==> flow/design.v <==
module converter_ascii_number (
	input [7:0] ascii_in,
	output[7:0] number_out);
	assign number_out = ascii_in;
endmodule
module operator_converter (
	input [7:0] in,
	output [7:0] out
);
localparam ADD = 0,
			SUB = 1,
			MULT = 2,
			DIV = 3;
assign out = (in == 8'd20) ? ADD : (in == 8'd21) ? SUB : (in == 8'd22) ? MULT : DIV;
endmodule
module convert_to_number
(
	input [7:0] num0,
	input [7:0] num1,
	input [7:0] num2,
	input [1:0] mode,
	output reg [7:0] out
);
always @(*) begin
	if (mode == 2'd0) begin
		out = num0;
	end
	else if (mode == 2'd1) begin
		out = num0*10 + num1;
	end
	else begin
		out = num0*100 + num1*10 + num2;
	end
end
endmodule
module divider (
	input clk,
	output rfd,
	input [7:0] dividend,
	input [7:0] divisor,
	output [7:0] quotient,
	output [7:0] fractional
);
	assign rfd = 1'b1;
	assign quotient = (divisor == 8'd0) ? 8'hFF : dividend / divisor;
	assign fractional = (divisor == 8'd0) ? dividend : dividend % divisor;
endmodule
module stack #(parameter size = 100)(
	input rst,
	input clk,
	input [7:0] data_in,
	input push_en,
	input pop_en,
	output [7:0] data_out,
	output is_empty	
);
	reg [7: 0] mem[size-1:0];
	reg[7:0] sp;
	always @(posedge clk) begin : proc_push
		if (rst)
			sp <= 0;
		else begin
			if (push_en) begin
				mem[sp] <= data_in;
				sp <= sp + 1;
			end
			if (pop_en) begin
					sp <= sp - 1'd1;
			end
		end
	end
	assign is_empty = (sp == 0);
	assign data_out = is_empty ? 8'd0 : mem[sp-1];
endmodule
module datapath (
	input clk,
	input rst,
	input num0_en,
	input num1_en,
	input num2_en,
	input index_cnt,
	input sel,
	input [1:0] mode,
	input operand_push,
	input operand_pop,
	input operator_push,
	input operator_pop,
	input num_clr,
	input result_en,
	input op1_en,
	input op2_en,
	input operator_en,
	output is_operand,
	output is_operator,
	output is_lt,
	output is_empty,
	output is_hash,
	output [7:0] data_out,
	output [7:0] rm,
	output rfd,
	output is_div,
	output op_is_empty,
	input [7:0] rom_data_in,
	output [6:0] rom_addr
);
localparam ADD = 0,
			SUB = 1,
			MULT = 2,
			DIV = 3;
wire [7:0] rom_data;
wire [7:0] converted_operator;
wire [7:0] converted_asci;
wire [7:0] convereted_decimal;
wire [7:0] top_operator;
wire [7:0] top_operand;
wire [7:0] operand_data_in;
wire [7:0] operator_data_in;
wire [7:0] divider_out, fractional;
wire operand_empty;
reg [7:0] num0, num1, num2;
reg [6:0] rom_index;
reg [7:0] result;
reg [7:0] op1, op2;
reg [7:0] operator;
assign rm = op2;
assign op_is_empty = is_empty;
assign rom_data = rom_data_in;
assign rom_addr = rom_index;
converter_ascii_number ascii_converter(rom_data, converted_asci);
convert_to_number decimal_converter(num0, num1, num2, mode, convereted_decimal);
operator_converter operator_converter(rom_data, converted_operator);
stack operands(.rst(rst), .clk(clk), .data_in(operand_data_in), .push_en(operand_push), .pop_en(operand_pop), .data_out(top_operand), .is_empty(operand_empty));
stack operators(.rst(rst), .clk(clk), .data_in(converted_operator), .push_en(operator_push), .pop_en(operator_pop), .data_out(top_operator), .is_empty(is_empty));
divider divider (
	.clk(clk),  
	.rfd(rfd),  
	.dividend(op1),  
	.divisor(op2),  
	.quotient(divider_out),  
	.fractional(fractional)
);  
assign is_div = top_operator == DIV;
assign data_out = top_operand;
assign operand_data_in = sel ? result : convereted_decimal;
assign is_operand = (rom_data >= 0 && rom_data < 10) ? 1 : 0;
assign is_operator = (rom_data >= 20 && rom_data <= 30) ? 1 : 0;
assign is_hash = rom_data == 8'd10;
assign is_lt = is_empty? 0: (converted_operator==ADD && (top_operator==SUB || top_operator==MULT || top_operator==DIV))
 		|| (converted_operator==SUB && (top_operator==MULT || top_operator==DIV)) 
		|| (converted_operator==DIV && (top_operator==MULT || top_operator==DIV));
always @(posedge clk) begin
	if (rst || num_clr) begin
		num0 <= 0;
		num1 <= 0;
		num2 <= 0;
	end
	else if (num0_en)
		num0 <= rom_data;
	else if (num1_en)
		num1 <= rom_data;
	else if (num2_en)
		num2 <= rom_data;
end
always @(posedge clk) begin
	if (rst) begin
		op1 <= 0;
		op2 <= 0;
	end
	else if (op1_en)
		op1 <= top_operand;
	else if (op2_en)
		op2 <= top_operand; 
end
always @(posedge clk) begin
	if (rst)
		operator <= 0;
	else if (operator_en)
		operator <= top_operator;
end
always @(posedge clk) begin
	if (rst)
		rom_index <= 0;
	else if (index_cnt)
		rom_index <= rom_index + 1;
end
always @(*) begin
	result = 0;
	begin
		if (operator == ADD) result = op1 + op2;
		else if (operator == SUB) result = op1 - op2;
		else if (operator == MULT) result = op1 * op2;
		else if (operator == DIV) result = divider_out;
	end
end
endmodule
module controller(
	input clk,
	input rst,
	input start,
	input is_operand,
	input is_operator,
	input is_lt,
	input is_empty,
	input is_hash,
	input is_div,
	input op_is_empty,
	output reg num0_en,
	output reg num1_en,
	output reg num2_en,
	output reg index_cnt,
	output reg sel,
	output reg operand_push,
	output reg operator_push,
	output reg operand_pop,
	output reg operator_pop,
	output reg num_clr,
	output reg result_en,
	output reg op1_en,
	output reg op2_en,
	output reg operator_en,
	output [1:0] mode,
	output reg done,
	output reg [4:0] ps
);
reg [4:0] ns, div_count;
reg [1:0] count;
assign mode = count-1;
always @(*) begin
	ns = 5'd0;
	case (ps)
		5'd0: if(start) ns = 1;
			else ns = 0;
		5'd1: if(is_operand) ns = 2;
			  else if(is_hash) ns = 9;
		5'd3: if(is_operator && is_lt==0) ns = 8;
				else if(is_operator && is_lt) ns = 17;
				else if (is_operand) ns=2;
			  else if(is_hash) ns = 9;
		5'd8: ns = 1;
		5'd10: if(op_is_empty) ns = 16;
				else ns = 11;
		5'd14: if(is_div &&  div_count<15 ) ns = 5'd14;
				else ns = 5'd15;
		5'd15: if(op_is_empty) ns = 16;
				else ns = 10;
		5'd16: ns = 16;
		5'd22: if(div_count<15 && is_div) ns = 5'd22;
				else ns = 5'd23;
		5'd24: ns = 1;
		default: ns = ps + 1;
	endcase
end
always @(posedge clk) begin
	if (rst) begin
		ps <= 5'd0;
		div_count <= 0;
	end
	else begin
		ps <= ns;
		if (ps==10)
			div_count <= 0;
		if (is_div && ps>10)
			div_count <= div_count + 1;
		if (ps==2)
			count <= count + 1;
		if (ps==1) begin
			count <= 0;
		end
	end
end
always @(*) begin
	num0_en = 0;
	num1_en = 0;
	num2_en = 0;
	index_cnt = 0;
	sel = 0;
	operand_push = 0;
	operator_push = 0;
	operand_pop = 0;
	operator_pop = 0;
	num_clr = 0;
	result_en = 0;
	op1_en = 0;
	op2_en = 0;
	operator_en = 0;
	done = 0;
	case (ps)
		5'd1:begin
			num_clr = 1;
		end
		5'd2: begin
			if (count==0)
				num0_en = 1;
			else if(count==1)
				num1_en = 1;
			else if (count==2)
				num2_en = 1;
			index_cnt = 1;
		end
		5'd8: begin
			operand_push = 1;
			operator_push = 1;
			index_cnt = 1;
		end
		5'd9: begin
			operand_push = 1;
		end
		5'd10: begin
			op2_en = 1;
			operator_en = 1;
		end
		5'd11: begin
			operand_pop = 1;
		end
		5'd12: begin
			op1_en = 1;
		end
		5'd13: begin
			operand_pop = 1;
		end
		5'd15: begin
			result_en = 1;
			operator_pop = 1;
			sel = 1;
			operand_push = 1;
		end
		5'd16: begin
			done = 1;
		end
		5'd17: begin
			operand_push = 1;
		end
		5'd18: begin
			op2_en = 1;
			operator_en = 1;
		end
		5'd19: begin
			operand_pop = 1;
		end
		5'd20: begin
			op1_en = 1;
		end
		5'd21: begin
			operand_pop = 1;
		end
		5'd23: begin
			operator_pop = 1;
			result_en = 1;
		end
		5'd24: begin
			sel = 1;
			operand_push = 1;
			operator_push = 1;
			index_cnt = 1;
		end
		default:
			sel = 0;
	endcase
end
endmodule
module calculator
(	
	input clk, 
	input rst,
	input start,
	input [7:0] rom_data,
	output [6:0] rom_addr,
	output done,
	output [7:0] result
);
wire is_operand, is_operator, is_lt, is_empty, is_hash,
	num0_en, num1_en, num2_en, index_cnt, sel, operand_push, operator_push,
	operand_pop, operator_pop, num_clr, result_en, op1_en, op2_en, operator_en, rfd, is_div, op_is_empty;
wire [1:0] mode;
wire [7:0] data_out, inx;
wire [4:0] ps;
controller ctrl(clk, rst, start, is_operand, is_operator, is_lt, is_empty, is_hash, is_div, op_is_empty,
				num0_en, num1_en, num2_en, index_cnt, sel, operand_push, operator_push,
				operand_pop, operator_pop, num_clr, result_en, op1_en, op2_en,
				operator_en, mode, done, ps);
datapath dp(clk, rst, num0_en, num1_en, num2_en, index_cnt, sel, mode, operand_push,
			operand_pop, operator_push, operator_pop, num_clr, result_en, op1_en,
			op2_en, operator_en, is_operand, is_operator, is_lt, is_empty, is_hash, data_out, inx, rfd, is_div, op_is_empty,
			rom_data, rom_addr);
assign result = data_out;
endmodule
==> flow/run.sh <==
#!/bin/bash
# the make line also repeats each setting of config.mk as NAME=value (left out here)
make -C /OpenROAD-flow-scripts/flow DESIGN_CONFIG=/design/flow/config.mk WORK_HOME=/design/flow/orfs CLKGATE_MAP_FILE= finish
==> flow/config.mk <==
export PLATFORM = sky130hd
export DESIGN_NAME = calculator
export DESIGN_NICKNAME = calculator
export VERILOG_FILES = /design/flow/design.v
export SDC_FILE = /design/flow/constraint.sdc
export NUM_CORES = 4
export LEC_CHECK = 0
export CAP_MARGIN = 20
export CORE_MARGIN = 2
export CORE_UTILIZATION = 69
export CTS_CLUSTER_SIZE = 46
export PLACE_DENSITY_LB_ADDON = 0.0
export SETUP_SLACK_MARGIN = 2.44
export SLEW_MARGIN = 20
==> flow/constraint.sdc <==
create_clock -name core_clock -period 8.29 [get_ports {clk}]
set_input_delay 1.6580 -clock core_clock [delete_from_list [all_inputs] [get_ports {clk}]]
set_output_delay 1.6580 -clock core_clock [all_outputs]
set_load 0.01 [all_outputs]
==> results of run 1 <==
## through the flow
stage          hold slack (ps)  std cells
2_1_floorplan              454       2760
3_3_place_gp               477       3669
3_5_place_dp               491       3669
4_1_cts                    504       3924
5_1_grt                    522       3961
6_report                   503       3963
## final cells by class
cell class | count | area [um^2]
inverters | 85 | 319
multi-input cells | 1458 | 15500
repair buffers | 266 | 2870
clock inverters | 64 | 611
diodes | 2 | 5.00
fillers | 3315 | 13600
well taps | 882 | 1100
clock buffers | 129 | 2740
flip-flops and latches | 1077 | 31600
## metal layers
layer  routed length (um)  part of all wire (%)  vias up
met4                 8840                   6.6        6
li1                     -                     -    11400
met3                14000                    10      562
met2                65500                    49     2257
met5                   45                 0.034        -
met1                45600                    34    14200
## timing repair
item | CTS | global route
buffers inserted | 46 | 23
gates resized | 39 | 17
pin swaps | 23 | 42
setup endpoints to repair | 508 | 486
gates cloned | 16 | 9
==> flow_summary.yaml, run 1 <==
# synthesis and place-and-route metrics
run_status:
  check.faults: "setup timing"
  status: "failed layout checks"
logic_synthesis:
  synth_flops: 1077
  ys_cells: 2760
  synth_area_per_cell_um2: 17.2
  area_leaders: "edfxtp_1 (63%), mux4_2 (14%), ha_1 (3.3%)"
  synthAdderAreaFrac_pct: 4.35
  ys_async_sr_fraction_pct: 0
  yosys_most_used_dff: "edfxtp_1"
  synth_cell_types: 80
  netlist_instances: 2760
  synth.cellmix.xorXnorShare_pct: 1.64
  syn_nets: 2921
  synthAoiAreaFrac_pct: 3.54
  top_area_share_pct: 63.4
  ys_sh_simple_pct: 5.73
  common_cells: "edfxtp_1 (1,002), mux4_2 (302), nor2_1 (284), ha_1 (125), clkbuf_1 (90)"
  edf_count: 1002
  synth_seq_share_pct: 66.6
  yosysMostFrequentCell: "edfxtp_1"
  top_area_cell: "edfxtp_1"
  ys_sh_mux_pct: 16.2
  syn_area_um2: 47500
  synth-area-yosys_um2: 47500
  yosys_warnings: 4
  logic_family: "multiplexers"
drt:
  drc: 0
  vias: 28400
  drt_wl_total_mm: 134
  vias_per_cell: 7.16
  drt-initial-drc-count: 4063
  ant_nets: 0
  firstDrtPassIters: 8
  routedWlPerCell_um: 33.8
final_timing:
  layout_setup_ws_ps: -2700
  fin_crit_sh_pct: 133
  hold_viol: 0
  fmaxAchievable_mhz: 91.0
  drv_slew: 0
  tightest_slew_ps: 1280
  rsz0062_at_grt: "true"
  fin_crit_ps: 10990
  setup_viol: 293
  relSlewSlack_pct: 14.8
  skew_ps: 67.8
  finalSetupTns_ps: -436760
power_and_ir_drop:
  clk-power_mw: 4.77
  clockPowerShare_pct: 31.2
  share_comb_of_total_power_pct: 28.2
  intPower_mw: 10.6
  p_comb_mw: 4.30
  pg_seq_mw: 6.20
  switchingPower_mw: 4.70
  power_leader: "registers"
  p_leak_nw: 18.9
  power_density_nw_per_um2: 279
  p_sw_share_pct: 30.8
  finalPower_mw: 15.3
  p_seq_share_pct: 40.6
  ir_drop_mv: 0.336
clocking:
  htree_levels: 3
  clock_latency_ps: 700
  clock-sinks: 1077
  clk_pin_slew_ps: 70
  cts_buffer_depth: 3
  cts_hold_buf: 0
  cts_tree: "built"
  cts_buffers: 104
  cts_root_buf: "clkbuf_16"
global_route:
  met3_usage_pct: 7.51
  grt_overflow: 0
  busiest_layer: "met2"
  antenna_found_initial: 7
  grt_max_degree: 104
  grt_pass1_vias: 28600
  use_met1_pct: 47.5
  use_met2_pct: 60.7
  grt_pass1_wl_mm: 188
  track_usage_pct: 36.9
worst_hold_path:
  hold-path-cell-count: 2
  whs_endpoint: "dp.num2[0]"
  hold_class: "reg -> reg"
  hold_start: "dp.num2[0]"
setup_path:
  cp_common_cell: "o21a_1"
  cp_max_fo: 7
  regToRegStartpoint: "dp.op2[6]"
  worstPathArrival_ps: 11420
  critical-path-top-delay-family: "AND-OR/OR-AND gates"
  cp.buffers_inverters: 15
  critPathCaptureType: "flop"
  r2r_setup_slack_ps: -2700
  cp.depth: 63
  cp_data_required_time_ps: 8720
  slowest_delay_ps: 360
  r2r-end: "dp.operands.mem[94][0]"
  crit_start: "dp.op2[6]"
  crit_slowest_cell: "nor4_4"
  crit_end: "dp.operands.mem[94][0]"
  start_kind: "flop"
  crit_type: "reg -> reg"
  rr_worst_depth: 63
placement:
  port_buffers: 26
  place_ws_ps: -3090
  hpwlAfterDp_mm: 66.2
  placed_area_um2: 49700
  place.gp.congestion: 0.878
floorplanning:
  die_w_um: 266
  rows: 96
  ios: 27
  die_y_um: 266
  core_util_floorplan_pct: 69.4
  core_um2: 68300
  die-area_um2: 70900
flow_run:
  drv_cap: 0
  warnings: 66
final_layout:
  final_core_util_pct: 80.0
  stdcell_area_um2: 54700
  num-nets-final: 3153
  syn_to_final_growth_pct: 15.3
==> run 2, diff against run 1 <==
CORE_UTILIZATION = 70   (was 69)
CTS_CLUSTER_SIZE = 20   (was 46)
PLACE_DENSITY_LB_ADDON = 0.01   (was 0.0)
SETUP_SLACK_MARGIN = 2.19   (was 2.44)
SLEW_MARGIN = 40   (was 20)
clock period = 8.62 ns   (was 8.29 ns; I/O delays follow)
==> run 2 against run 1 <==
The layout still fails its checks (setup timing); count of clock-buffer cells in the layout up 2; final area rose by 0.45%; worst setup slack better by 300 ps; sequential power decreased by 3.7%; synthesized area stayed put; sequential share of layout area decreased by 0.26 points; critical path depth down 3; core utilization increased by 1.8 points; clock skew up 13 ps; largest cell class unchanged.
==> flow_summary.yaml, run 2 <==
# synthesis and place-and-route metrics
drt:
  drt-initial-drc-count: 5350
  ant_nets: 0
  drt_wl_total_mm: 150
  vias_per_cell: 7.52
  firstDrtPassIters: 6
  routedWlPerCell_um: 37.7
  vias: 29900
  drc: 0
setup_path:
  slowest_delay_ps: 370
  worstPathArrival_ps: 11480
  cp.depth: 60
  cp.buffers_inverters: 6
  r2r-end: "dp.operands.mem[18][0]"
  regToRegStartpoint: "dp.op2[6]"
  crit_end: "dp.operands.mem[18][0]"
  r2r_setup_slack_ps: -2400
  crit_start: "dp.op2[6]"
  crit_type: "reg -> reg"
  cp_common_cell: "o21a_1"
  critPathCaptureType: "flop"
  critical-path-top-delay-family: "AND-OR/OR-AND gates"
  cp_max_fo: 7
  cp_data_required_time_ps: 9080
  start_kind: "flop"
  crit_slowest_cell: "nor4_4"
  rr_worst_depth: 60
power_and_ir_drop:
  p_sw_share_pct: 32.3
  share_comb_of_total_power_pct: 29.3
  clockPowerShare_pct: 31.2
  power_density_nw_per_um2: 275
  p_leak_nw: 19.0
  p_seq_share_pct: 39.5
  ir_drop_mv: 0.284
  power_leader: "registers"
  intPower_mw: 10.2
  p_comb_mw: 4.42
  switchingPower_mw: 4.87
  clk-power_mw: 4.72
  pg_seq_mw: 5.97
placement:
  hpwlAfterDp_mm: 67.7
  place.gp.congestion: 0.865
  port_buffers: 26
  place_ws_ps: -2490
final_timing:
  fmaxAchievable_mhz: 90.7
  fin_crit_sh_pct: 128
  drv_slew: 0
  skew_ps: 81.0
  tightest_slew_ps: 1120
  finalSetupTns_ps: -390390
  hold_viol: 0
  rsz0062_at_grt: "true"
  setup_viol: 200
  relSlewSlack_pct: 24.3
  layout_setup_ws_ps: -2400
  fin_crit_ps: 11020
  whs_ps: 497
logic_synthesis:
  logic_family: "multiplexers"
  area_leaders: "edfxtp_1 (63%), mux4_2 (14%), ha_1 (3.3%)"
  top_area_share_pct: 63.4
  synth_seq_share_pct: 66.6
  ys_cells: 2760
  ys_async_sr_fraction_pct: 0
  synth_cell_types: 80
  synthAoiAreaFrac_pct: 3.54
  synth.cellmix.xorXnorShare_pct: 1.64
  top_area_cell: "edfxtp_1"
  synth_area_per_cell_um2: 17.2
  syn_nets: 2921
  yosys_warnings: 4
  syn_area_um2: 47500
  yosys_most_used_dff: "edfxtp_1"
  ys_sh_simple_pct: 5.73
  ys_sh_mux_pct: 16.2
  edf_count: 1002
  synthAdderAreaFrac_pct: 4.35
  netlist_instances: 2760
  synth_flops: 1077
  common_cells: "edfxtp_1 (1,002), mux4_2 (302), nor2_1 (284), ha_1 (125), clkbuf_1 (90)"
  yosysMostFrequentCell: "edfxtp_1"
  synth-area-yosys_um2: 47500
floorplanning:
  rows: 95
  ios: 27
  die-area_um2: 69900
  core_um2: 67200
  die_w_um: 264
  die_y_um: 264
  core_util_floorplan_pct: 70.7
global_route:
  track_usage_pct: 39.7
  grt_overflow: 0
  antenna_found_initial: 22
  use_met2_pct: 64.5
  met3_usage_pct: 9.43
  grt_pass1_vias: 29300
  use_met1_pct: 50.5
  grt_max_degree: 104
  grt_pass1_wl_mm: 199
  busiest_layer: "met2"
clocking:
  cts_buffer_depth: 3
  clk_pin_slew_ps: 60
  clock-sinks: 1077
  cts_root_buf: "clkbuf_16"
  cts_tree: "built"
  clock_latency_ps: 720
  cts_buffers: 105
  htree_levels: 3
run_status:
  check.faults: "setup timing"
  status: "failed layout checks"
flow_run:
  drv_cap: 0
  warnings: 67
worst_hold_path:
  whs_endpoint: "dp.num2[0]"
  hold-path-cell-count: 2
  hold_start: "dp.num2[0]"
  hold_class: "reg -> reg"
final_layout:
  num-nets-final: 3173
  fillers: 2965
  syn_to_final_growth_pct: 15.8
  final_core_util_pct: 81.8
-- run 2: final cells by class --
cell class                      instances  area (um^2)  area share [%]
Timing Repair Buffer                  285         3020            5.50
Clock buffer                          131         2750            5.00
Clock inverter                         62          634            1.15
Sequential cell                      1077        31600            57.5
Inverter                               85          319           0.581
Antenna cell                            7         17.5          0.0319
Tap cell                              873         1090            1.99
Multi-Input combinational cell       1458        15500            28.2
-- run 2: metrics by stage --
stage	power, mW	area (um^2)	cells
final	15.1	55000	3978
after global routing	15.2	54900	3972
after CTS	14.5	54200	3934
after detailed placement	9.82	50000	3689
after global placement	9.69	49700	3675
after floorplan	8.66	47600	2760
-- run 2: repair_timing --
item / 4_1_cts / 5_1_grt
gates resized: 41 / 18
hold buffers: 0 / 0
pin swaps: 26 / 38
setup endpoints to repair: 408 / 408
cloned: 14 / 16
setup buffers: 38 / 18
-- run 2: per-layer routing --
layer  share of wire, %  up-vias
met5              0.092        -
met1                 31    14700
met2                 47     2936
li1                   -    11400
met3                 13      828
met4                8.4       22
==> run 3, diff against run 2 <==
CAP_MARGIN = 35   (was 20)
CELL_PAD_IN_SITES_GLOBAL_PLACEMENT = 0   (was not set)
CTS_CLUSTER_SIZE = 45   (was 20)
PLACE_DENSITY_LB_ADDON = 0.0   (was 0.01)
SETUP_SLACK_MARGIN = not set   (was 2.19)
SLEW_MARGIN = 20   (was 40)
clock period = 6.5 ns   (was 8.62 ns; I/O delays follow)
==> run 3 against run 2 <==
Core utilization increased by 0.78 points; the layout fails its checks (capacitance limit, slew limit, setup timing); wire length about the same; final cell count increased by 0.13%; largest power group unchanged; largest cell class unchanged; highest routed layer unchanged; power increased by 35%; sequential share of layout area decreased by 0.54 points.
==> flow_summary.yaml, run 3 <==
# synthesis and place-and-route metrics
power_and_ir_drop:
  p_leak_nw: 19.2
  p_sw_share_pct: 32.4
  power_density_nw_per_um2: 368
  intPower_mw: 13.8
  ir_drop_mv: 0.515
  switchingPower_mw: 6.61
  p_comb_mw: 5.99
  p_seq_share_pct: 38.6
  clockPowerShare_pct: 32.1
  power_leader: "registers"
  clk-power_mw: 6.56
  share_comb_of_total_power_pct: 29.3
  pg_seq_mw: 7.89
logic_synthesis:
  logic_family: "multiplexers"
  top_area_share_pct: 63.4
  syn_nets: 2921
  synth_seq_share_pct: 66.6
  synth_flops: 1077
  yosysMostFrequentCell: "edfxtp_1"
  synth.cellmix.xorXnorShare_pct: 1.64
  yosys_warnings: 4
  yosys_most_used_dff: "edfxtp_1"
  synth_area_per_cell_um2: 17.2
  ys_sh_mux_pct: 16.2
  area_leaders: "edfxtp_1 (63%), mux4_2 (14%), ha_1 (3.3%)"
  synthAdderAreaFrac_pct: 4.35
  synth-area-yosys_um2: 47500
  edf_count: 1002
  synth_cell_types: 80
  ys_sh_simple_pct: 5.73
  synthAoiAreaFrac_pct: 3.54
  netlist_instances: 2760
  top_area_cell: "edfxtp_1"
  ys_cells: 2760
  common_cells: "edfxtp_1 (1,002), mux4_2 (302), nor2_1 (284), ha_1 (125), clkbuf_1 (90)"
  syn_area_um2: 47500
  ys_async_sr_fraction_pct: 0
drt:
  routedWlPerCell_um: 37.6
  vias: 29900
  firstDrtPassIters: 8
  drt_wl_total_mm: 150
  drc: 0
  ant_nets: 0
  vias_per_cell: 7.50
  drt-initial-drc-count: 5151
final_layout:
  fillers: 2974
  num-nets-final: 3175
  final_core_util_pct: 82.6
  syn_to_final_growth_pct: 16.9
worst_hold_path:
  hold-path-cell-count: 2
  hold_class: "reg -> reg"
  whs_endpoint: "dp.num2[4]"
  hold_start: "dp.num2[4]"
clocking:
  htree_levels: 3
  clock_latency_ps: 760
  clk_pin_slew_ps: 70
  cts_buffer_depth: 3
  cts_buffers: 105
  clock-sinks: 1077
  cts_root_buf: "clkbuf_16"
  cts_hold_buf: 0
  cts_tree: "built"
global_route:
  grt_pass1_wl_mm: 202
  antenna_found_initial: 14
  grt_max_degree: 123
  grt_pass1_vias: 29300
  grt_overflow: 0
  track_usage_pct: 40.5
floorplanning:
  core_util_floorplan_pct: 70.7
  die-area_um2: 69900
  core_um2: 67200
  die_w_um: 264
  ios: 27
  die_y_um: 264
  rows: 95
flow_run:
  drv_cap: 1
  warnings: 64
setup_path:
  worstPathArrival_ps: 11470
  regToRegStartpoint: "dp.op2[6]"
  cp_data_required_time_ps: 7070
  crit_start: "dp.op2[6]"
  crit_type: "reg -> reg"
  rr_worst_depth: 56
  cp.depth: 56
  start_kind: "flop"
  cp_common_cell: "o21a_1"
  crit_end: "dp.operands.mem[69][0]"
  cp.buffers_inverters: 7
  critPathCaptureType: "flop"
  r2r_setup_slack_ps: -4400
  cp_max_fo: 6
  critical-path-top-delay-family: "AND-OR/OR-AND gates"
  crit_slowest_cell: "o31ai_4"
  r2r-end: "dp.operands.mem[69][0]"
  slowest_delay_ps: 510
final_timing:
  hold_viol: 0
  setup_viol: 408
  layout_setup_ws_ps: -4400
  fmaxAchievable_mhz: 91.7
  rsz0062_at_grt: "true"
  relSlewSlack_pct: -23.7
  drv_slew: 9
  fin_crit_ps: 10900
  fin_crit_sh_pct: 168
  skew_ps: 135
  tightest_slew_ps: 1850
placement:
  hpwlAfterDp_mm: 68.2
  port_buffers: 26
  place_ws_ps: -4570
  place.gp.congestion: 0.873
run_status:
  check.faults: "capacitance limit, slew limit, setup timing"
  status: "failed layout checks"
## run 3: final cells by class
class                   count  area [um^2]  share of cell area [%]
flip-flops and latches   1077        31600                    57.0
diodes                      4         10.0                  0.0180
clock inverters            77          803                    1.45
repair buffers            287         3450                    6.22
clock buffers             122         2710                    4.89
well taps                 873         1090                    1.97
inverters                  85          319                   0.575
multi-input cells        1458        15500                    27.9
## run 3: what timing repair did
item | 4_1_cts | 5_1_grt
setup buffers | 37 | 15
gates cloned | 26 | 4
pin swaps | 21 | 34
gates resized | 48 | 17
endpoints found under the setup margin | 400 | 408
## run 3: metal layers
layer	up-vias	part of all wire, %	GRT usage (%)
met2	2992	48	65.8
met3	798	13	8.75
met1	14600	31	51.7
met4	22	8.2	22.5
li1	11400	-	-
met5	-	0.13	0
## run 3: stage by stage
step	setup TNS (ps)	hold WS [ps]	area, um^2	instances	power (mW)
floorplan	-2057020	454	47600	2760	11.5
global placement	-871690	474	49800	3662	12.9
detailed placement	-1032800	494	50100	3683	13.1
CTS	-865870	506	54900	3945	19.5
global route	-1124550	524	55500	3980	20.6
finish	-985700	503	55500	3983	20.4
==> run 4, diff against run 3 <==
CORE_UTILIZATION = 72   (was 70)
SETUP_SLACK_MARGIN = -0.63   (was not set)
clock period = 9.41 ns   (was 6.5 ns; I/O delays follow)
==> run 4 against run 3 <==
Fails layout checks on setup timing; combinational power down 36%; flip-flop count unchanged; global-route usage fell by 1.9 points; die size fell by 2.7%; via count fell by 4.7%; wire length is 11% lower; critical path depth is 1 higher; first-iteration DRC count fell by 4.5%; clock power decreased by 34%; core utilization is 0.36 points lower; synthesized area unchanged; largest power group unchanged.
==> flow_summary.yaml, run 4 <==
# synthesis and place-and-route metrics
run_status:
  status: "failed layout checks"
  check.faults: "setup timing"
final_layout:
  syn_to_final_growth_pct: 13.5
  final_core_util_pct: 82.2
  num-nets-final: 3124
drt:
  vias: 28500
  vias_per_cell: 7.27
  drc: 0
  drt-initial-drc-count: 4919
  firstDrtPassIters: 6
  ant_nets: 0
  drt_wl_total_mm: 134
  routedWlPerCell_um: 34.1
worst_hold_path:
  hold_start: "dp.num2[3]"
  hold-path-cell-count: 2
  whs_endpoint: "dp.num2[3]"
  hold_class: "reg -> reg"
floorplanning:
  core_util_floorplan_pct: 72.4
  rows: 94
  ios: 27
  die_w_um: 261
  die-area_um2: 68000
  die_y_um: 261
  core_um2: 65500
clocking:
  cts_buffers: 103
  clock-sinks: 1077
  clk_pin_slew_ps: 60
  clock_latency_ps: 730
  cts_tree: "built"
  htree_levels: 3
  cts_root_buf: "clkbuf_16"
  cts_buffer_depth: 3
setup_path:
  worstPathArrival_ps: 11460
  critPathCaptureType: "flop"
  r2r_setup_slack_ps: -1640
  crit_start: "dp.op2[6]"
  cp_data_required_time_ps: 9820
  cp_max_fo: 37
  cp.buffers_inverters: 6
  cp_common_cell: "o21a_1"
  cp.depth: 57
  r2r-end: "dp.operands.mem[4][0]"
  rr_worst_depth: 57
  crit_end: "dp.operands.mem[4][0]"
  critical-path-top-delay-family: "AND-OR/OR-AND gates"
  slowest_delay_ps: 340
  crit_slowest_cell: "dfxtp_2"
  crit_type: "reg -> reg"
  start_kind: "flop"
  regToRegStartpoint: "dp.op2[6]"
final_timing:
  hold_viol: 0
  fmaxAchievable_mhz: 90.5
  setup_viol: 200
  finalSetupTns_ps: -226050
  relSlewSlack_pct: 32.2
  fin_crit_sh_pct: 117
  tightest_slew_ps: 1010
  rsz0062_at_grt: "true"
  drv_slew: 0
  fin_crit_ps: 11050
  layout_setup_ws_ps: -1640
  skew_ps: 82.4
logic_synthesis:
  synth_flops: 1077
  ys_sh_simple_pct: 5.73
  syn_area_um2: 47500
  area_leaders: "edfxtp_1 (63%), mux4_2 (14%), ha_1 (3.3%)"
  ys_async_sr_fraction_pct: 0
  top_area_share_pct: 63.4
  synthAdderAreaFrac_pct: 4.35
  edf_count: 1002
  yosys_warnings: 4
  common_cells: "edfxtp_1 (1,002), mux4_2 (302), nor2_1 (284), ha_1 (125), clkbuf_1 (90)"
  synthAoiAreaFrac_pct: 3.54
  ys_cells: 2760
  synth.cellmix.xorXnorShare_pct: 1.64
  yosys_most_used_dff: "edfxtp_1"
  synth_area_per_cell_um2: 17.2
  synth-area-yosys_um2: 47500
  synth_seq_share_pct: 66.6
  yosysMostFrequentCell: "edfxtp_1"
  synth_cell_types: 80
  syn_nets: 2921
  top_area_cell: "edfxtp_1"
  netlist_instances: 2760
  ys_sh_mux_pct: 16.2
  logic_family: "multiplexers"
placement:
  port_buffers: 26
  place.gp.congestion: 0.878
  hpwlAfterDp_mm: 67.8
power_and_ir_drop:
  clk-power_mw: 4.36
  p_comb_mw: 3.81
  p_leak_nw: 18.6
  pg_seq_mw: 5.46
  share_comb_of_total_power_pct: 27.9
  intPower_mw: 9.41
  p_seq_share_pct: 40.1
  ir_drop_mv: 0.413
  power_leader: "registers"
  switchingPower_mw: 4.23
  power_density_nw_per_um2: 253
  p_sw_share_pct: 31.0
  clockPowerShare_pct: 32.0
  finalPower_mw: 13.6
flow_run:
  drv_cap: 0
  warnings: 62
global_route:
  grt_max_degree: 104
  grt_overflow: 0
  grt_pass1_wl_mm: 189
  met3_usage_pct: 7.92
  use_met2_pct: 63.7
  track_usage_pct: 38.6
  grt_pass1_vias: 28400
  busiest_layer: "met2"
  antenna_found_initial: 5
  use_met1_pct: 50.4
[run 4: through the flow]
stage / setup slack [ps] / hold slack [ps] / area (um^2) / instances
2_1_floorplan: -1830 / 454 / 47600 / 2760
3_3_place_gp: -1280 / 475 / 49700 / 3666
3_5_place_dp: -1770 / 492 / 49800 / 3676
4_1_cts: -1330 / 510 / 53500 / 3881
5_1_grt: -2240 / 537 / 53900 / 3914
6_report: -1640 / 506 / 53900 / 3915
[run 4: cell type report]
class | count | area [um^2]
clock inverter | 69 | 741
timing repair buffer | 238 | 2180
fill | 2875 | 11600
antenna | 1 | 2.50
multi-input combinational | 1458 | 15300
inverter | 85 | 319
clock buffer | 123 | 2690
tap | 864 | 1080
sequential | 1077 | 31600
[run 4: repair_timing]
| item | CTS | global route |
|---|---|---|
| hold buffers | 0 | 0 |
| gates resized | 11 | 9 |
| pin swaps | 9 | 8 |
| hold endpoints to repair | 0 | 0 |
| gates cloned | 2 | 0 |
| setup endpoints to repair | 199 | 200 |
| buffers inserted | 11 | 6 |
[run 4: per-layer routing]
| layer | part of all wire [%] | wire [um] |
|---|---|---|
| met5 | 0.043 | 57 |
| met1 | 33 | 43900 |
| met4 | 5.8 | 7730 |
| met3 | 12 | 15700 |
| met2 | 50 | 66200 |
==> run 5, diff against run 4 <==
CAP_MARGIN = 20   (was 35)
CELL_PAD_IN_SITES_GLOBAL_PLACEMENT = not set   (was 0)
CORE_ASPECT_RATIO = 0.86   (was not set)
CORE_UTILIZATION = 70   (was 72)
CTS_CLUSTER_DIAMETER = 381   (was not set)
CTS_CLUSTER_SIZE = 20   (was 45)
PLACE_DENSITY = 0.35   (was not set)
PLACE_DENSITY_LB_ADDON = not set   (was 0.0)
SETUP_SLACK_MARGIN = 2.19   (was -0.63)
SLEW_MARGIN = 15   (was 20)
TNS_END_PERCENT = 10   (was not set)
clock period = 8.0 ns   (was 9.41 ns; I/O delays follow)
==> run 5 against run 4 <==
The layout still fails its checks (setup timing); critical path type unchanged; global-route usage down 4.7 points; synthesized cell count did not move; count of clock-buffer cells in the layout decreased by 27.
==> flow_summary.yaml, run 5 <==
# synthesis and place-and-route metrics
run_status:
  status: "failed layout checks"
  check.faults: "setup timing"
power_and_ir_drop:
  p_seq_share_pct: 45.8
  share_comb_of_total_power_pct: 31.7
  clk-power_mw: 3.14
  intPower_mw: 9.71
  pg_seq_mw: 6.41
  power_leader: "registers"
  clockPowerShare_pct: 22.5
  p_sw_share_pct: 30.6
  p_comb_mw: 4.44
  power_density_nw_per_um2: 266
  p_leak_nw: 17.8
  ir_drop_mv: 0.235
  switchingPower_mw: 4.28
logic_synthesis:
  top_area_share_pct: 63.4
  synth.cellmix.xorXnorShare_pct: 1.64
  yosys_warnings: 4
  edf_count: 1002
  yosysMostFrequentCell: "edfxtp_1"
  common_cells: "edfxtp_1 (1,002), mux4_2 (302), nor2_1 (284), ha_1 (125), clkbuf_1 (90)"
  ys_cells: 2760
  logic_family: "multiplexers"
  synthAoiAreaFrac_pct: 3.54
  ys_sh_mux_pct: 16.2
  netlist_instances: 2760
  synth_cell_types: 80
  yosys_most_used_dff: "edfxtp_1"
  top_area_cell: "edfxtp_1"
  area_leaders: "edfxtp_1 (63%), mux4_2 (14%), ha_1 (3.3%)"
  synth_flops: 1077
  ys_sh_simple_pct: 5.73
  synth-area-yosys_um2: 47500
  synthAdderAreaFrac_pct: 4.35
  synth_seq_share_pct: 66.6
  synth_area_per_cell_um2: 17.2
  syn_area_um2: 47500
  syn_nets: 2921
  ys_async_sr_fraction_pct: 0
clocking:
  cts_root_buf: "clkbuf_16"
  htree_levels: 2
  cts_buffer_depth: 3
  cts_tree: "built"
  cts_buffers: 59
  clock-sinks: 1077
  clock_latency_ps: 680
  cts_hold_buf: 0
  clk_pin_slew_ps: 80
setup_path:
  r2r_setup_slack_ps: -2890
  regToRegStartpoint: "dp.op2[6]"
  r2r-end: "dp.operands.mem[98][0]"
  cp.depth: 59
  crit_start: "dp.op2[6]"
  worstPathArrival_ps: 11280
  crit_end: "dp.operands.mem[98][0]"
  critPathCaptureType: "flop"
  crit_slowest_cell: "nor4_4"
  start_kind: "flop"
  cp_max_fo: 8
  cp_data_required_time_ps: 8390
  cp_common_cell: "o21a_1"
  slowest_delay_ps: 360
  cp.buffers_inverters: 8
  rr_worst_depth: 59
  crit_type: "reg -> reg"
  critical-path-top-delay-family: "AND-OR/OR-AND gates"
final_timing:
  drv_slew: 0
  relSlewSlack_pct: 18.4
  hold_viol: 0
  fmaxAchievable_mhz: 91.8
  rsz0062_at_grt: "true"
  skew_ps: 46.4
  finalSetupTns_ps: -472320
  fin_crit_sh_pct: 136
  tightest_slew_ps: 1220
  setup_viol: 300
  layout_setup_ws_ps: -2890
  fin_crit_ps: 10890
floorplanning:
  core_util_floorplan_pct: 70.8
  die-area_um2: 69900
  die_y_um: 245
  die_w_um: 285
  rows: 88
  core_um2: 67100
  ios: 27
drt:
  routedWlPerCell_um: 30.1
  firstDrtPassIters: 6
  drt-initial-drc-count: 3461
  drc: 0
  ant_nets: 0
  vias: 26500
  drt_wl_total_mm: 116
  vias_per_cell: 6.90
placement:
  hpwlAfterDp_mm: 69.4
  port_buffers: 26
  placed_area_um2: 49800
  place.gp.congestion: 0.882
  place_ws_ps: -3210
worst_hold_path:
  hold_class: "reg -> reg"
  hold_start: "dp.rom_index[5]"
  hold-path-cell-count: 2
  whs_endpoint: "dp.rom_index[5]"
flow_run:
  warnings: 64
  drv_cap: 0
global_route:
  grt_pass1_wl_mm: 174
  grt_max_degree: 104
  grt_pass1_vias: 27100
  grt_overflow: 0
  track_usage_pct: 33.9
  antenna_found_initial: 1
final_layout:
  stdcell_area_um2: 52500
  fillers: 3447
  num-nets-final: 3070
  final_core_util_pct: 78.3
  syn_to_final_growth_pct: 10.7
  ff_latch_area_um2: 31600
  comb_area_um2: 15500
run 5: metrics by stage:
step	hold slack, ps	power (mW)	instances
detailed placement	497	10.6	3704
global placement	475	10.6	3696
CTS	519	13.8	3831
finish	526	14.0	3847
global route	546	14.4	3846
floorplan	454	9.33	2760
run 5: metal layers:
| metal | global-route usage [%] | wire length, um |
|---|---|---|
| met5 | 0 | 13 |
| met4 | 10.3 | 3510 |
| met3 | 5.33 | 11800 |
| met2 | 54.6 | 56800 |
| met1 | 49.0 | 43800 |
run 5: repair_timing:
action	in CTS	in global routing
gates resized	100	50
hold endpoints to repair	0	0
pin swaps	56	44
buffers inserted	25	7
endpoints found under the setup margin	472	558
cloned	4	4
run 5: final cells by class:
| class | instances | area share (%) |
|---|---|---|
| sequential | 1077 | 60.2 |
| multi-input combinational | 1458 | 29.5 |
| timing repair buffer | 228 | 4.37 |
| inverter | 85 | 0.629 |
| antenna | 1 | 0.00477 |
| tap | 900 | 2.14 |
| clock buffer | 96 | 3.12 |
| clock inverter | 2 | 0.0667 |
==> run 6, diff against run 5 <==
CORE_ASPECT_RATIO = not set   (was 0.86)
CORE_UTILIZATION = 40   (was 70)
CTS_CLUSTER_DIAMETER = not set   (was 381)
CTS_CLUSTER_SIZE = not set   (was 20)
PLACE_DENSITY = not set   (was 0.35)
SETUP_SLACK_MARGIN = not set   (was 2.19)
SLEW_MARGIN = 20   (was 15)
TNS_END_PERCENT = not set   (was 10)
clock period = 12.0 ns   (was 8.0 ns; I/O delays follow)
==> run 6 against run 5 <==
Now clean on timing, DRC and antenna; clock skew grew 6.7 ps; final cell count is 17% higher; synthesized cell count unchanged; wire length decreased by 5.7%; sequential share of layout area down 1.5 points; count of clock-buffer cells in the layout rose by 41.
==> flow_summary.yaml, run 6 <==
# synthesis and place-and-route metrics
run_status:
  status: "no timing/DRC/antenna violations"
power_and_ir_drop:
  switchingPower_mw: 2.99
  clk-power_mw: 3.43
  ir_drop_mv: 0.138
  power_density_nw_per_um2: 193
  p_sw_share_pct: 28.8
  power_leader: "registers"
  finalPower_mw: 10.4
  p_seq_share_pct: 41.2
  intPower_mw: 7.41
  clockPowerShare_pct: 32.9
  p_comb_mw: 2.69
  share_comb_of_total_power_pct: 25.9
  pg_seq_mw: 4.28
  p_leak_nw: 18.1
logic_synthesis:
  synth_cell_types: 80
  logic_family: "multiplexers"
  syn_nets: 2921
  top_area_share_pct: 63.4
  ys_sh_mux_pct: 16.2
  edf_count: 1002
  area_leaders: "edfxtp_1 (63%), mux4_2 (14%), ha_1 (3.3%)"
  netlist_instances: 2760
  synth.cellmix.xorXnorShare_pct: 1.64
  synth_seq_share_pct: 66.6
  synthAoiAreaFrac_pct: 3.54
  synth_flops: 1077
  top_area_cell: "edfxtp_1"
  ys_sh_simple_pct: 5.73
  common_cells: "edfxtp_1 (1,002), mux4_2 (302), nor2_1 (284), ha_1 (125), clkbuf_1 (90)"
  ys_async_sr_fraction_pct: 0
  yosys_warnings: 4
  yosys_most_used_dff: "edfxtp_1"
  ys_cells: 2760
  synthAdderAreaFrac_pct: 4.35
  yosysMostFrequentCell: "edfxtp_1"
  synth-area-yosys_um2: 47500
  synth_area_per_cell_um2: 17.2
  syn_area_um2: 47500
setup_path:
  r2r-end: "dp.operands.mem[59][0]"
  critical-path-top-delay-family: "AND-OR/OR-AND gates"
  regToRegStartpoint: "dp.op2[4]"
  rr_worst_depth: 56
  crit_slowest_cell: "nor4_4"
  crit_type: "reg -> reg"
  r2r_setup_slack_ps: 500
  crit_start: "dp.op2[4]"
  start_kind: "flop"
  cp.depth: 56
  cp_max_fo: 25
  cp.buffers_inverters: 5
  worstPathArrival_ps: 11930
  critPathCaptureType: "flop"
  slowest_delay_ps: 400
  cp_data_required_time_ps: 12440
  crit_end: "dp.operands.mem[59][0]"
  cp_common_cell: "o21a_1"
final_timing:
  setup_viol: 0
  drv_slew: 0
  tightest_slew_ps: 1210
  fin_crit_ps: 11500
  skew_ps: 53.2
  fin_crit_sh_pct: 95.8
  relSlewSlack_pct: 18.6
  fmaxAchievable_mhz: 87.0
  finalSetupTns_ps: 0
  hold_viol: 0
  layout_setup_ws_ps: 505
floorplanning:
  die-area_um2: 121000
  rows: 126
  die_w_um: 348
  core_util_floorplan_pct: 40.2
  core_um2: 118000
  ios: 27
  die_y_um: 348
global_route:
  antenna_found_initial: 0
  grt_overflow: 0
  grt_max_degree: 120
  track_usage_pct: 17.8
  grt_pass1_wl_mm: 165
  grt_pass1_vias: 26200
final_layout:
  fillers: 9956
  ff_latch_area_um2: 31600
  stdcell_area_um2: 53900
  syn_to_final_growth_pct: 13.5
  final_core_util_pct: 45.7
  comb_area_um2: 15200
  num-nets-final: 3028
clocking:
  htree_levels: 3
  cts_buffers: 109
  cts_buffer_depth: 3
  clock_latency_ps: 720
  cts_root_buf: "clkbuf_16"
  cts_hold_buf: 0
  cts_tree: "built"
  clk_pin_slew_ps: 60
  clock-sinks: 1077
drt:
  routedWlPerCell_um: 24.3
  ant_nets: 0
  vias: 25400
  drc: 0
  firstDrtPassIters: 5
  diodes: 0
  vias_per_cell: 5.65
  drt_wl_total_mm: 109
  drt-initial-drc-count: 2427
placement:
  hpwlAfterDp_mm: 67.7
  place_ws_ps: -277
  placed_area_um2: 50000
  place.gp.congestion: 0.854
  port_buffers: 26
worst_hold_path:
  hold_class: "reg -> reg"
  hold-path-cell-count: 2
  whs_endpoint: "dp.num2[4]"
  hold_start: "dp.num2[4]"
flow_run:
  drv_cap: 0
  warnings: 63
[run 6: per-stage QoR]
stage	hold WS, ps	cells
floorplan	454	2760
global placement	470	4278
detailed placement	481	4278
CTS	499	4482
global route	519	4496
finish	501	4496
[run 6: final cells by class]
type / count / share of cell area [%]
Clock buffer: 137 / 5.37
Clock inverter: 67 / 1.37
Inverter: 85 / 0.592
Multi-Input combinational cell: 1458 / 28.2
Sequential cell: 1077 / 58.6
Tap cell: 1536 / 3.57
Timing Repair Buffer: 136 / 2.26
[run 6: repair_timing]
action | in CTS | in global routing
cloned | 0 | 6
pin swaps | 0 | 9
endpoints found under the setup margin | 99 | 200
resized | 3 | 25
setup buffers | 0 | 7
[run 6: metal layers]
layer | share of wire, % | GRT usage (%) | up-vias | wire length (um)
met2 | 49 | 29.3 | 795 | 53200
met5 | 0 | 0 | - | 0
met4 | 2.5 | 4.86 | 0 | 2770
met3 | 5.8 | 3.01 | 183 | 6340
li1 | - | - | 11100 | -
met1 | 43 | 24.6 | 13300 | 47000
==> run 7, diff against run 6 <==
CORE_ASPECT_RATIO = 0.5   (was not set)
CORE_UTILIZATION = 72   (was 40)
CTS_CLUSTER_SIZE = 40   (was not set)
PLACE_DENSITY_LB_ADDON = 0.0   (was not set)
SETUP_SLACK_MARGIN = 0.99   (was not set)
clock period = 6.5 ns   (was 12.0 ns; I/O delays follow)
==> run 7 against run 6 <==
Now fails the layout checks on setup timing; wire length grew 34%; flip-flop count unchanged; first-iteration DRC count rose to 2.5 times the previous value; core utilization up 38 points; sequential power up 85%; via count grew 19%; register-to-register slack got worse by 5600 ps; maximum frequency fell by 1.1%; global-route usage up 23 points.
==> flow_summary.yaml, run 7 <==
# synthesis and place-and-route metrics
placement:
  place_ws_ps: -4410
  place.gp.congestion: 0.909
  placed_area_um2: 49900
  port_buffers: 26
  hpwlAfterDp_mm: 70.2
  dp_cells: 3694
global_route:
  grt_overflow: 0
  grt_max_degree: 101
  grt_pass1_wl_mm: 198
  grt_pass1_vias: 29100
  track_usage_pct: 40.8
  antenna_found_initial: 17
logic_synthesis:
  ys_cells: 2760
  top_area_share_pct: 63.4
  top_area_cell: "edfxtp_1"
  syn_nets: 2921
  edf_count: 1002
  yosys_warnings: 4
  common_cells: "edfxtp_1 (1,002), mux4_2 (302), nor2_1 (284), ha_1 (125), clkbuf_1 (90)"
  ys_sh_mux_pct: 16.2
  yosys_most_used_dff: "edfxtp_1"
  synth-area-yosys_um2: 47500
  ys_async_sr_fraction_pct: 0
  yosysMostFrequentCell: "edfxtp_1"
  syn_area_um2: 47500
  synth.cellmix.xorXnorShare_pct: 1.64
  synth_seq_share_pct: 66.6
  synthAoiAreaFrac_pct: 3.54
  logic_family: "multiplexers"
  area_leaders: "edfxtp_1 (63%), mux4_2 (14%), ha_1 (3.3%)"
  ys_sh_simple_pct: 5.73
  netlist_instances: 2760
  synth_area_per_cell_um2: 17.2
  synth_cell_types: 80
  synth_flops: 1077
  synthAdderAreaFrac_pct: 4.35
setup_path:
  r2r_setup_slack_ps: -5120
  cp_common_cell: "o21a_1"
  cp.depth: 60
  crit_type: "reg -> reg"
  worstPathArrival_ps: 12070
  crit_slowest_cell: "nor4_4"
  cp.buffers_inverters: 6
  cp_max_fo: 18
  critical-path-top-delay-family: "AND-OR/OR-AND gates"
  critPathCaptureType: "flop"
  start_kind: "flop"
  r2r-end: "dp.operands.mem[61][0]"
  cp_data_required_time_ps: 6950
  rr_worst_depth: 60
  crit_start: "dp.op2[7]"
  crit_end: "dp.operands.mem[61][0]"
  regToRegStartpoint: "dp.op2[7]"
  slowest_delay_ps: 380
drt:
  vias_per_cell: 7.64
  vias: 30200
  routedWlPerCell_um: 37.0
  drt_wl_total_mm: 146
  ant_nets: 0
  drt-initial-drc-count: 6087
  firstDrtPassIters: 8
  drc: 0
final_timing:
  fin_crit_ps: 11620
  rsz0062_at_grt: "true"
  layout_setup_ws_ps: -5120
  drv_slew: 0
  hold_viol: 0
  skew_ps: 42.8
  relSlewSlack_pct: 12.6
  fmaxAchievable_mhz: 86.0
  setup_viol: 408
  fin_crit_sh_pct: 179
  tightest_slew_ps: 1310
final_layout:
  num-nets-final: 3150
  ff_latch_area_um2: 31600
  syn_to_final_growth_pct: 14.4
  comb_area_um2: 15400
  stdcell_area_um2: 54300
  finalNonFillerCells: 3951
  fillers: 2796
floorplanning:
  core_um2: 65100
  die_y_um: 186
  die-area_um2: 68100
  rows: 66
  core_util_floorplan_pct: 72.9
  die_w_um: 367
  ios: 27
power_and_ir_drop:
  switchingPower_mw: 6.25
  clk-power_mw: 5.77
  intPower_mw: 13.2
  clockPowerShare_pct: 29.7
  p_leak_nw: 18.7
  power_leader: "registers"
  p_seq_share_pct: 40.7
  p_sw_share_pct: 32.2
  share_comb_of_total_power_pct: 29.6
  finalPower_mw: 19.4
  power_density_nw_per_um2: 358
  ir_drop_mv: 0.358
  p_comb_mw: 5.75
  pg_seq_mw: 7.90
run_status:
  check.faults: "setup timing"
  status: "failed layout checks"
clocking:
  clock_latency_ps: 720
  cts_buffers: 88
  htree_levels: 3
  cts_tree: "built"
  cts_hold_buf: 0
  cts_buffer_depth: 3
  clk_pin_slew_ps: 80
  clock-sinks: 1077
  cts_root_buf: "clkbuf_16"
worst_hold_path:
  hold-path-cell-count: 2
  hold_class: "reg -> reg"
  hold_start: "dp.num2[4]"
  whs_endpoint: "dp.num2[4]"
flow_run:
  drv_cap: 0
  warnings: 57
==> run 7: through the flow <==
stage               utilization [%]  TNS [ps]  hold WS [ps]
global route                   83.4  -1311440           541
CTS                            82.3   -831660           509
finish                         83.4  -1233160           507
detailed placement             76.7   -988660           491
global placement               76.7   -875050           476
floorplan                         -  -2057020           454
==> run 7: final cells by class <==
cell class                      count  area share [%]
Tap cell                          884            2.04
Multi-Input combinational cell   1459            28.4
Sequential cell                  1077            58.2
Inverter                           85           0.588
Clock inverter                     52            1.14
Clock buffer                      111            4.29
Antenna cell                        5          0.0230
Timing Repair Buffer              278            5.34
==> run 7: timing repair <==
| item | 4_1_cts | 5_1_grt |
|---|---|---|
| gates cloned | 9 | 15 |
| gates resized | 33 | 23 |
| setup buffers | 43 | 16 |
| pin swaps | 24 | 33 |
| setup endpoints to repair | 452 | 508 |
==> run 7: routing by layer <==
layer / vias up / track usage, % / wire (um) / part of all wire, %
li1: 11400 / - / - / -
met2: 3221 / 65.3 / 66400 / 45
met1: 14700 / 52.7 / 46700 / 32
met3: 873 / 12.2 / 22300 / 15
met4: 12 / 18.5 / 10600 / 7.3
met5: - / 0.712 / 119 / 0.081
==> run 8, diff against run 7 <==
CAP_MARGIN = 35   (was 20)
CORE_ASPECT_RATIO = not set   (was 0.5)
CTS_CLUSTER_DIAMETER = 382   (was not set)
CTS_CLUSTER_SIZE = 18   (was 40)
SETUP_SLACK_MARGIN = -0.67   (was 0.99)
clock period = 9.46 ns   (was 6.5 ns; I/O delays follow)
==> run 8 against run 7 <==
Still fails the layout checks on setup timing; count of clock-buffer cells in the layout is 25 lower; synthesized area unchanged; critical path type unchanged; worst hold slack got worse by 2.7 ps; die size fell by 0.18%; maximum frequency rose by 3.7%; final area shrank 2.9%.
==> flow_summary.yaml, run 8 <==
# synthesis and place-and-route metrics
setup_path:
  cp_data_required_time_ps: 9860
  crit_slowest_cell: "nor4_4"
  r2r_setup_slack_ps: -1740
  cp.depth: 55
  cp.buffers_inverters: 4
  slowest_delay_ps: 390
  cp_max_fo: 5
  worstPathArrival_ps: 11600
  crit_end: "dp.operands.mem[88][0]"
  cp_common_cell: "o21a_1"
  rr_worst_depth: 55
  regToRegStartpoint: "dp.op2[6]"
  crit_start: "dp.op2[6]"
  r2r-end: "dp.operands.mem[88][0]"
  critPathCaptureType: "flop"
  critical-path-top-delay-family: "AND-OR/OR-AND gates"
  crit_type: "reg -> reg"
  start_kind: "flop"
power_and_ir_drop:
  finalPower_mw: 12.1
  p_comb_mw: 3.68
  pg_seq_mw: 5.42
  clk-power_mw: 2.97
  p_leak_nw: 18.0
  ir_drop_mv: 0.231
  share_comb_of_total_power_pct: 30.5
  intPower_mw: 8.32
  power_density_nw_per_um2: 229
  power_leader: "registers"
  p_seq_share_pct: 44.9
  p_sw_share_pct: 31.1
  switchingPower_mw: 3.75
  clockPowerShare_pct: 24.6
final_timing:
  setup_viol: 200
  skew_ps: 35.2
  fmaxAchievable_mhz: 89.3
  tightest_slew_ps: 1040
  fin_crit_sh_pct: 118
  rsz0062_at_grt: "true"
  relSlewSlack_pct: 30.5
  fin_crit_ps: 11200
  drv_slew: 0
  hold_viol: 0
  layout_setup_ws_ps: -1740
floorplanning:
  core_util_floorplan_pct: 72.4
  die-area_um2: 68000
  rows: 94
  core_um2: 65500
  die_y_um: 261
  die_w_um: 261
  ios: 27
logic_synthesis:
  logic_family: "multiplexers"
  edf_count: 1002
  synthAoiAreaFrac_pct: 3.54
  top_area_cell: "edfxtp_1"
  top_area_share_pct: 63.4
  ys_cells: 2760
  synth.cellmix.xorXnorShare_pct: 1.64
  yosys_most_used_dff: "edfxtp_1"
  area_leaders: "edfxtp_1 (63%), mux4_2 (14%), ha_1 (3.3%)"
  synth_flops: 1077
  ys_sh_simple_pct: 5.73
  synth_area_per_cell_um2: 17.2
  yosysMostFrequentCell: "edfxtp_1"
  synth-area-yosys_um2: 47500
  syn_area_um2: 47500
  netlist_instances: 2760
  synth_cell_types: 80
  ys_sh_mux_pct: 16.2
  yosys_warnings: 4
  syn_nets: 2921
  ys_async_sr_fraction_pct: 0
  common_cells: "edfxtp_1 (1,002), mux4_2 (302), nor2_1 (284), ha_1 (125), clkbuf_1 (90)"
  synthAdderAreaFrac_pct: 4.35
  synth_seq_share_pct: 66.6
drt:
  drt-initial-drc-count: 4225
  ant_nets: 0
  vias: 27900
  drt_wl_total_mm: 127
  vias_per_cell: 7.28
  routedWlPerCell_um: 33.3
  drc: 0
  firstDrtPassIters: 6
placement:
  hpwlAfterDp_mm: 67.2
  dp_cells: 3667
  place.gp.congestion: 0.875
  port_buffers: 26
clocking:
  cts_buffer_depth: 3
  clk_pin_slew_ps: 80
  clock_latency_ps: 650
  cts_root_buf: "clkbuf_16"
  clock-sinks: 1077
  htree_levels: 3
  cts_buffers: 69
  cts_tree: "built"
global_route:
  grt_pass1_vias: 27400
  use_met2_pct: 59.6
  antenna_found_initial: 3
  grt_overflow: 0
  track_usage_pct: 35.3
  use_met1_pct: 47.2
  met3_usage_pct: 5.49
  busiest_layer: "met2"
  grt_max_degree: 111
  grt_pass1_wl_mm: 175
final_layout:
  finalNonFillerCells: 3829
  syn_to_final_growth_pct: 11.1
  comb_area_um2: 15400
  ff_latch_area_um2: 31600
  final_core_util_pct: 80.5
  num-nets-final: 3103
  fillers: 3133
worst_hold_path:
  hold-path-cell-count: 2
  hold_start: "dp.num2[0]"
  whs_endpoint: "dp.num2[0]"
  hold_class: "reg -> reg"
run_status:
  status: "failed layout checks"
  check.faults: "setup timing"
flow_run:
  warnings: 62
  drv_cap: 0
==> run 8: timing repair <==
item,in CTS,in global routing
pin swaps,12,30
setup buffers,12,18
hold endpoints to repair,0,0
cloned,3,11
resized,20,18
setup endpoints to repair,198,200
hold buffers,0,0
==> run 8: per-layer routing <==
layer,wire length (um),vias up,share of wire [%]
li1,-,11200,-
met1,42300,14100,33
met2,64500,2181,51
met3,13400,442,10
met4,7300,6,5.7
met5,41,-,0.032
==> run 8: layout make-up <==
class | count | share of cell area (%)
Timing Repair Buffer | 251 | 4.63
Tap cell | 864 | 2.05
Antenna cell | 1 | 0.00475
Multi-Input combinational cell | 1458 | 29.1
Inverter | 85 | 0.605
Clock buffer | 86 | 3.44
Clock inverter | 7 | 0.206
Sequential cell | 1077 | 59.9
==> run 8: metrics by stage <==
| step | cell area, um^2 | setup TNS [ps] | setup slack (ps) | hold WS (ps) |
|---|---|---|---|---|
| 6_report | 52700 | -224570 | -1740 | 504 |
| 5_1_grt | 52700 | -302570 | -2160 | 546 |
| 4_1_cts | 52000 | -160840 | -1430 | 509 |
| 3_5_place_dp | 49800 | -255470 | -1860 | 486 |
| 3_3_place_gp | 49600 | -132250 | -1250 | 475 |
| 2_1_floorplan | 47600 | -295790 | -1780 | 454 |
==> run 9, diff against run 8 <==
ABC_AREA = 0   (was not set)
CAP_MARGIN = 20   (was 35)
CTS_CLUSTER_DIAMETER = 313   (was 382)
CTS_CLUSTER_SIZE = 10   (was 18)
PLACE_DENSITY_LB_ADDON = 0.06   (was 0.0)
SETUP_SLACK_MARGIN = -0.31   (was -0.67)
TNS_END_PERCENT = 5   (was not set)
clock period = 6.03 ns   (was 9.46 ns; I/O delays follow)
==> run 9 against run 8 <==
Still fails the layout checks on setup timing; critical path type unchanged; final area is 1.4% higher; final cell count grew 0.42%; synthesized area is the same; worst hold slack got worse by 15 ps; first-iteration DRC count fell by 4.6%; critical path depth stayed put; die size is the same; largest cell class unchanged; count of clock-buffer cells in the layout grew 62; synthesized cell count unchanged; flip-flop count is the same.
==> flow_summary.yaml, run 9 <==
# synthesis and place-and-route metrics
run_status:
  status: "failed layout checks"
  check.faults: "setup timing"
final_layout:
  syn_to_final_growth_pct: 12.7
  final_core_util_pct: 81.6
  fillers: 2907
  num-nets-final: 3107
  stdcell_area_um2: 53500
worst_hold_path:
  whs_endpoint: "dp.num0[7]"
  hold-path-cell-count: 2
  hold_class: "reg -> reg"
  hold_start: "dp.num0[7]"
logic_synthesis:
  ys_cells: 2760
  syn_nets: 2921
  edf_count: 1002
  ys_sh_mux_pct: 16.2
  synthAdderAreaFrac_pct: 4.35
  yosysMostFrequentCell: "edfxtp_1"
  ys_sh_simple_pct: 5.73
  synth.cellmix.xorXnorShare_pct: 1.64
  top_area_cell: "edfxtp_1"
  common_cells: "edfxtp_1 (1,002), mux4_2 (302), nor2_1 (284), ha_1 (125), clkbuf_1 (90)"
  synth_flops: 1077
  syn_area_um2: 47500
  area_leaders: "edfxtp_1 (63%), mux4_2 (14%), ha_1 (3.3%)"
  synth_cell_types: 80
  yosys_warnings: 4
  synth-area-yosys_um2: 47500
  synth_area_per_cell_um2: 17.2
  netlist_instances: 2760
  logic_family: "multiplexers"
  ys_async_sr_fraction_pct: 0
  synthAoiAreaFrac_pct: 3.54
  synth_seq_share_pct: 66.6
  yosys_most_used_dff: "edfxtp_1"
  top_area_share_pct: 63.4
final_timing:
  fin_crit_sh_pct: 180
  hold_viol: 0
  drv_slew: 0
  rsz0062_at_grt: "true"
  layout_setup_ws_ps: -4820
  whs_ps: 489
  relSlewSlack_pct: 16.7
  skew_ps: 43.2
  setup_viol: 408
  fin_crit_ps: 10850
  fmaxAchievable_mhz: 92.2
  tightest_slew_ps: 1250
  finalSetupTns_ps: -1125600
setup_path:
  r2r-end: "dp.operands.mem[16][0]"
  cp.buffers_inverters: 14
  cp_max_fo: 28
  critPathCaptureType: "flop"
  regToRegStartpoint: "dp.op2[7]"
  crit_slowest_cell: "dfxtp_1"
  crit_start: "dp.op2[7]"
  worstPathArrival_ps: 11270
  rr_worst_depth: 55
  start_kind: "flop"
  crit_end: "dp.operands.mem[16][0]"
  critical-path-top-delay-family: "AND-OR/OR-AND gates"
  cp_data_required_time_ps: 6450
  slowest_delay_ps: 340
  crit_type: "reg -> reg"
  cp.depth: 55
  cp_common_cell: "buf_4"
  r2r_setup_slack_ps: -4820
floorplanning:
  ios: 27
  rows: 94
  die-area_um2: 68000
  die_w_um: 261
  die_y_um: 261
  core_util_floorplan_pct: 72.4
  core_um2: 65500
drt:
  drt_wl_total_mm: 132
  drc: 0
  met1_length_mm: 43.8
  top_layer: "met5"
  drt-initial-drc-count: 4030
  vias: 28300
  firstDrtPassIters: 6
  routedWlPerCell_um: 34.3
  ant_nets: 0
  wl_met2_mm: 64.8
  route.met3.wl_mm: 15.2
  vias_per_cell: 7.35
power_and_ir_drop:
  finalPower_mw: 20.8
  switchingPower_mw: 6.37
  ir_drop_mv: 0.440
  p_comb_mw: 5.88
  pg_seq_mw: 8.51
  intPower_mw: 14.5
  power_leader: "registers"
  p_seq_share_pct: 40.9
  power_density_nw_per_um2: 390
  share_comb_of_total_power_pct: 28.2
  p_leak_nw: 18.3
  clk-power_mw: 6.45
  clockPowerShare_pct: 30.9
  p_sw_share_pct: 30.6
clocking:
  cts_hold_buf: 0
  clk_pin_slew_ps: 60
  cts_buffer_depth: 3
  cts_root_buf: "clkbuf_16"
  clock_latency_ps: 720
  cts_buffers: 117
  htree_levels: 3
  cts_tree: "built"
  clock-sinks: 1077
placement:
  port_buffers: 26
  hpwlAfterDp_mm: 69.0
  placed_area_um2: 50000
  place.gp.congestion: 0.885
global_route:
  grt_overflow: 0
  grt_max_degree: 101
  antenna_found_initial: 5
  track_usage_pct: 39.9
  grt_pass1_wl_mm: 193
  grt_pass1_vias: 28900
flow_run:
  warnings: 59
  drv_cap: 0
==> run 9: per-layer routing <==
| layer | vias up | track usage [%] |
|---|---|---|
| met5 | - | 0 |
| met4 | 6 | 21.2 |
| met3 | 554 | 10.0 |
| met2 | 2343 | 64.5 |
| met1 | 14100 | 50.8 |
| li1 | 11200 | - |
==> run 9: final cells by class <==
type                            instances  area (um^2)  area share (%)
Sequential cell                      1077        31600            59.1
Multi-Input combinational cell       1458        15400            28.7
Clock buffer                          148         3090            5.77
Timing Repair Buffer                  207         1920            3.59
Tap cell                              864         1080            2.02
Inverter                               85          319           0.597
Clock inverter                          5          101           0.190
Antenna cell                            1         2.50         0.00468
==> run 9: what timing repair did <==
item,4_1_cts,5_1_grt
resized,18,4
buffers inserted,12,5
pin swaps,13,7
endpoints found under the setup margin,402,407
cloned,2,0
==> run 9: stage by stage <==
stage / setup slack (ps) / instances
finish: -4820 / 3845
global route: -5360 / 3844
CTS: -4570 / 3839
detailed placement: -4910 / 3673
global placement: -4570 / 3673
floorplan: -5210 / 2760
Power and IR drop assume default switching activity.
